==> job 5387: inputs <==
==> flow/design.v <==
module decoder(
input [1:0]alu_fn,
output reg arith_enable,cmp_enable,logic_enable,shift_enable
);
always @(*) begin
        arith_enable=0;
        logic_enable=0;
        cmp_enable=0;
        shift_enable=0;
    case (alu_fn)
       2'b00: arith_enable=1;
       2'b01: logic_enable=1;
       2'b10: cmp_enable=1;
       2'b11: shift_enable=1;
    endcase
end
endmodule
module arith_unit#(parameter in_data_width=16,out_data_width=32)(
input signed [in_data_width-1:0]A,B,
input clk,rst,arith_enable,
input [1:0]alu_fn,
output  carry_out,
output reg arith_flag,
output reg signed[out_data_width-1:0]arith_out
);
assign carry_out=arith_out[in_data_width];
always @(posedge clk , negedge rst) begin
    if(!rst)begin
        arith_flag<=0;
        arith_out<=0;
    end
    else if(arith_enable) begin
        arith_flag<=1;
    case (alu_fn)
        2'b00: arith_out<=A + B;
        2'b01: arith_out<=A - B;
        2'b10: arith_out<=A * B;
        2'b11: arith_out<=(B == 0) ? 0 : A / B;
    endcase
    end
    else begin
        arith_flag<=0;
        arith_out<=0;
    end
end
endmodule
module logic_unit#(parameter in_data_width=16,out_data_width=16)(
input signed[in_data_width-1:0]  A,B,
input clk,rst,logic_enable,
input [1:0]alu_fn,
output reg logic_flag,
output reg [out_data_width-1:0]logic_out
);
reg logic_flag_next;
reg [out_data_width-1:0]logic_out_next;
always @(posedge clk , negedge rst) begin
    if(!rst)begin
        logic_out<=0;
        logic_flag<=0;
    end
    else begin
        logic_out<=logic_out_next;
        logic_flag<=logic_flag_next;
    end    
end
always @(*) begin
    if(logic_enable) begin
        logic_flag_next=1;
    case (alu_fn)
        2'b00: logic_out_next= A & B;
        2'b01: logic_out_next= A | B;
        2'b10: logic_out_next=~(A & B);
        2'b11: logic_out_next=~(A | B);
    endcase
    end
    else begin
        logic_flag_next=0;
        logic_out_next=0;
    end
end
endmodule
module cmp_unit#(parameter in_data_width=16,out_data_width=16)(
input [in_data_width-1:0]A,B,
input clk,rst,cmp_enable,
input [1:0]alu_fn,
output reg cmp_flag,
output reg [out_data_width-1:0]cmp_out
);
always @(posedge clk , negedge rst) begin
    if(!rst)begin
        cmp_out<=0;
        cmp_flag<=0;
    end
    else if(cmp_enable) begin
        cmp_flag<=1;
    case (alu_fn)
        2'b00: cmp_out<=0;
        2'b01: cmp_out<=(A==B)?1:0;
        2'b10: cmp_out<=(A>B)?2:0;
        2'b11: cmp_out<=(A<B)?3:0;
    endcase
    end
    else begin
        cmp_out<=0;
        cmp_flag<=0;
    end
end
endmodule
module shift_unit#(parameter in_data_width=16,out_data_width=16)(
input [in_data_width-1:0]A,B,
input clk,rst,shift_enable,
input [1:0]alu_fn,
output reg shift_flag,
output reg [out_data_width-1:0]shift_out
);
always @(posedge clk , negedge rst) begin
    if(!rst)begin
        shift_flag<=0;
        shift_out<=0;
    end
    else if(shift_enable) begin
        shift_flag<=1;
    case (alu_fn)
        2'b00: shift_out<=A>>1;
        2'b01: shift_out<=A<<1;
        2'b10: shift_out<=B>>1;
        2'b11: shift_out<=B<<1;
    endcase
    end
    else begin
        shift_flag<=0;
        shift_out<=0;
    end
end
endmodule
module parameterized_signed_alu #(parameter in_data_width=16,out_data_width=16,arith_out_data_width=32)(
input signed [in_data_width-1:0]A,B,
input clk,rst,
input [3:0]alu_fn,
output shift_flag,arith_flag,logic_flag,cmp_flag,carry_out,
output [out_data_width-1:0]shift_out,logic_out,cmp_out,
output signed[arith_out_data_width-1:0] arith_out
);
wire arith_enable,shift_enable,logic_enable,cmp_enable;
arith_unit dut0(
.A(A),
.B(B),
.clk(clk),
.rst(rst),
.arith_enable(arith_enable),
.alu_fn(alu_fn[1:0]),
.carry_out(carry_out),
.arith_flag(arith_flag),
.arith_out(arith_out)
);
logic_unit dut1(
.A(A),
.B(B),
.clk(clk),
.rst(rst),
.logic_enable(logic_enable),
.alu_fn(alu_fn[1:0]),
.logic_flag(logic_flag),
.logic_out(logic_out)
);
cmp_unit   dut2(
.A(A),
.B(B),
.clk(clk),
.rst(rst),
.cmp_enable(cmp_enable),
.alu_fn(alu_fn[1:0]),
.cmp_flag(cmp_flag),
.cmp_out(cmp_out)
);
shift_unit dut3(
.A(A),
.B(B),
.clk(clk),
.rst(rst),
.shift_enable(shift_enable),
.alu_fn(alu_fn[1:0]),
.shift_flag(shift_flag),
.shift_out(shift_out)
);
decoder dut4(
.alu_fn(alu_fn[3:2]),
.arith_enable(arith_enable),
.cmp_enable(cmp_enable),
.logic_enable(logic_enable),
.shift_enable(shift_enable)
);
endmodule
==> flow/run.sh <==
#!/bin/bash
# the make line also repeats each setting of config.mk as NAME=value (left out here)
make -C /OpenROAD-flow-scripts/flow DESIGN_CONFIG=/design/flow/config.mk WORK_HOME=/design/flow/orfs CLKGATE_MAP_FILE= finish
==> flow/config.mk <==
export PLATFORM = sky130hd
export DESIGN_NAME = parameterized_signed_alu
export DESIGN_NICKNAME = parameterized_signed_alu
export VERILOG_FILES = /design/flow/design.v
export SDC_FILE = /design/flow/constraint.sdc
export NUM_CORES = 4
export LEC_CHECK = 0
export CAP_MARGIN = 20
export CORE_MARGIN = 3
export CORE_UTILIZATION = 58
export CTS_CLUSTER_DIAMETER = 78
export GPL_ROUTABILITY_DRIVEN = 0
export HOLD_SLACK_MARGIN = 0.09
export PLACE_DENSITY_LB_ADDON = 0.05
export SETUP_SLACK_MARGIN = 5.0
export SLEW_MARGIN = 20
==> flow/constraint.sdc <==
create_clock -name core_clock -period 85.0 [get_ports {clk}]
set_input_delay 17.0000 -clock core_clock [delete_from_list [all_inputs] [get_ports {clk}]]
set_output_delay 17.0000 -clock core_clock [all_outputs]
set_load 0.01 [all_outputs]
==> job 906: changes against job 5387 <==
Settings changed: CELL_PAD_IN_SITES_GLOBAL_PLACEMENT set to 3, CORE_MARGIN 3 to 2, CORE_UTILIZATION 58 to 40, CTS_CLUSTER_DIAMETER 78 to not set, HOLD_SLACK_MARGIN 0.09 to not set, PLACE_DENSITY_LB_ADDON 0.05 to not set, SETUP_SLACK_MARGIN 5.0 to not set.
==> results_slide.txt <==
Synthesis and Place & Route Summary

Layout
  – Bufs w/o clock: 758
  – MI comb area: 44300 um2

Floorplan
  – Die width: 279.4 um

Global route
  – GR Layer Usage met3: under 10%
  – M1 GR Usage: 53.65%

Worst setup path
  – Crit path DRT: 85240 ps
  – WP data arrival: 79370 ps

Run status
  – Status: no timing/DRC/antenna violations

Place
  – Dpl ws: -2780 ps
  – DP Area: 47960 um2

Drt
  – Routed WL: roughly 180 mm
# the run above: job 5387

==> results_slide.txt <==
Synthesis and Place & Route Summary

Place
  – Dpl ws: -4260 ps
  – DP Area: 51190 um2

Floorplan
  – Die width: approximately 330 um

Global route
  – GR Layer Usage met3: 2.622%
  – M1 GR Usage: between 40% and 50%

Clocking
  – CTS tree: done

Worst setup path
  – Crit path DRT: 85220 ps
  – WP data arrival: 82270 ps
  – Worst Path Max Fanout: 17
  – Crit path from: B[2]

Run status
  – Status: no timing/DRC/antenna violations

Layout
  – Bufs w/o clock: 853
  – MI comb area: 41160 um2
  – Data buffer area share: 12.63%

STA
  – Final setup viols: 0
# the run above: job 906


---

==> inputs of trial 4 <==
RTL: the design.v shown in full above, as it stands there.
make LEC_CHECK=0 CAP_MARGIN=20 CORE_MARGIN=2 CORE_UTILIZATION=25 SLEW_MARGIN=20 finish   # period 83.2 ns
run.sh (not shown) runs the stock make flow with config.mk's settings and CLKGATE_MAP_FILE=.
==> trial 36: changes against trial 4 <==
Settings changed: ABC_AREA set to 0, CORE_UTILIZATION 25 to 72, CTS_CLUSTER_DIAMETER set to 366, CTS_CLUSTER_SIZE set to 100, PLACE_DENSITY set to 0.43.
==> flow/constraint.sdc (replaced) <==
create_clock -name core_clock -period 58.4 [get_ports {clk}]
set_input_delay 11.6800 -clock core_clock [delete_from_list [all_inputs] [get_ports {clk}]]
set_output_delay 11.6800 -clock core_clock [all_outputs]
set_load 0.01 [all_outputs]
==> qor summary <==
|  | trial 4 | trial 36 |
|---|---|---|
| Run status | no timing/DRC/antenna violations | aborted with a tool error |
| Failing step | - | detailed placement (3_5_place_dp) |
| Starting density of the core | 25.2% | 73.2% |
| Final weighted congestion in routability-driven placement | 1.00 | 1.13 |
| Synth Area in Compound Gates | 25.0% | 25.0% |
| Cell taking the most area after synthesis | sky130_fd_sc_hd__ha_1 | sky130_fd_sc_hd__ha_1 |
| Count of cell types in the netlist | 107 | 107 |
| Synth Cell Area | 43400 sq um | 43400 sq um |
| Row cnt | 152 | 89 |
| Adder and majority cell fraction of the synthesized area | 31.3% | 31.3% |
| Most frequently used flop master after synthesis | sky130_fd_sc_hd__dfrtp_1 | sky130_fd_sc_hd__dfrtp_1 |
| Post-synth EDFFs | 0 | 0 |
| Count of state elements after synthesis | 70 | 70 |
| Vert. Die Dim | 420 um | 249 um |
| Cell count after synthesis | 5857 | 5857 |
| Die ar. | 177000 sq um | 62200 sq um |
| Die Width | 420 um | 249 um |
| Portion of netlist area occupied by mux cells | 3.41% | 3.41% |
| Area share of the leading cell type in the synthesized netlist | 19.1% | 19.1% |
| Placeable Area | 172000 sq um | 59200 sq um |
| Yosys warning count | 5 | 5 |

---

==> v28 <==
Starts from the design.v that is shown in full above.
clock: 116.0 ns
lec_check: 0
abc_area: 1
cap_margin: 35
cell_pad_in_sites_detail_placement: 0
core_margin: 2
core_utilization: 68
cts_cluster_diameter: 27
cts_cluster_size: 74
max_routing_layer: met4
slew_margin: 40
==> inputs of v18, as changes to v28 <==
Settings changed: ABC_AREA 1 to unset, CAP_MARGIN 35 to 20, CELL_PAD_IN_SITES_DETAIL_PLACEMENT 0 to unset, CORE_UTILIZATION 68 to 58, CTS_CLUSTER_DIAMETER 27 to unset, CTS_CLUSTER_SIZE 74 to unset, SLEW_MARGIN 40 to 20, TNS_END_PERCENT set to 5.
==> flow/constraint.sdc (replaced) <==
create_clock -name core_clock -period 72.6 [get_ports {clk}]
set_input_delay 14.5200 -clock core_clock [delete_from_list [all_inputs] [get_ports {clk}]]
set_output_delay 14.5200 -clock core_clock [all_outputs]
set_load 0.01 [all_outputs]
==> run_results.csv <==
group,metric,value,unit
status,so.violations,"setup timing",
final_layout,final_area,65100,um^2
status,status,"failed layout checks",
timing,slew_headroom,21.4,%
timing,setup_ws,-4.27,ns
critical_path,critPathCapture,"dut0.arith_out[26]",
timing,setup_violations,32,
The numbers above come from v18.

==> run_results.csv <==
group,metric,value,unit
timing,setup_violations,0,
grt,grt_start_max_net_pins,66,
die,initial_core_util,68.4,%
critical_path,critPathCapture,"dut0.arith_out[18]",
status,status,"no timing/DRC/antenna violations",
timing,setup_ws,9.89,ns
final_layout,final_area,45000,um^2
The numbers above come from v28.

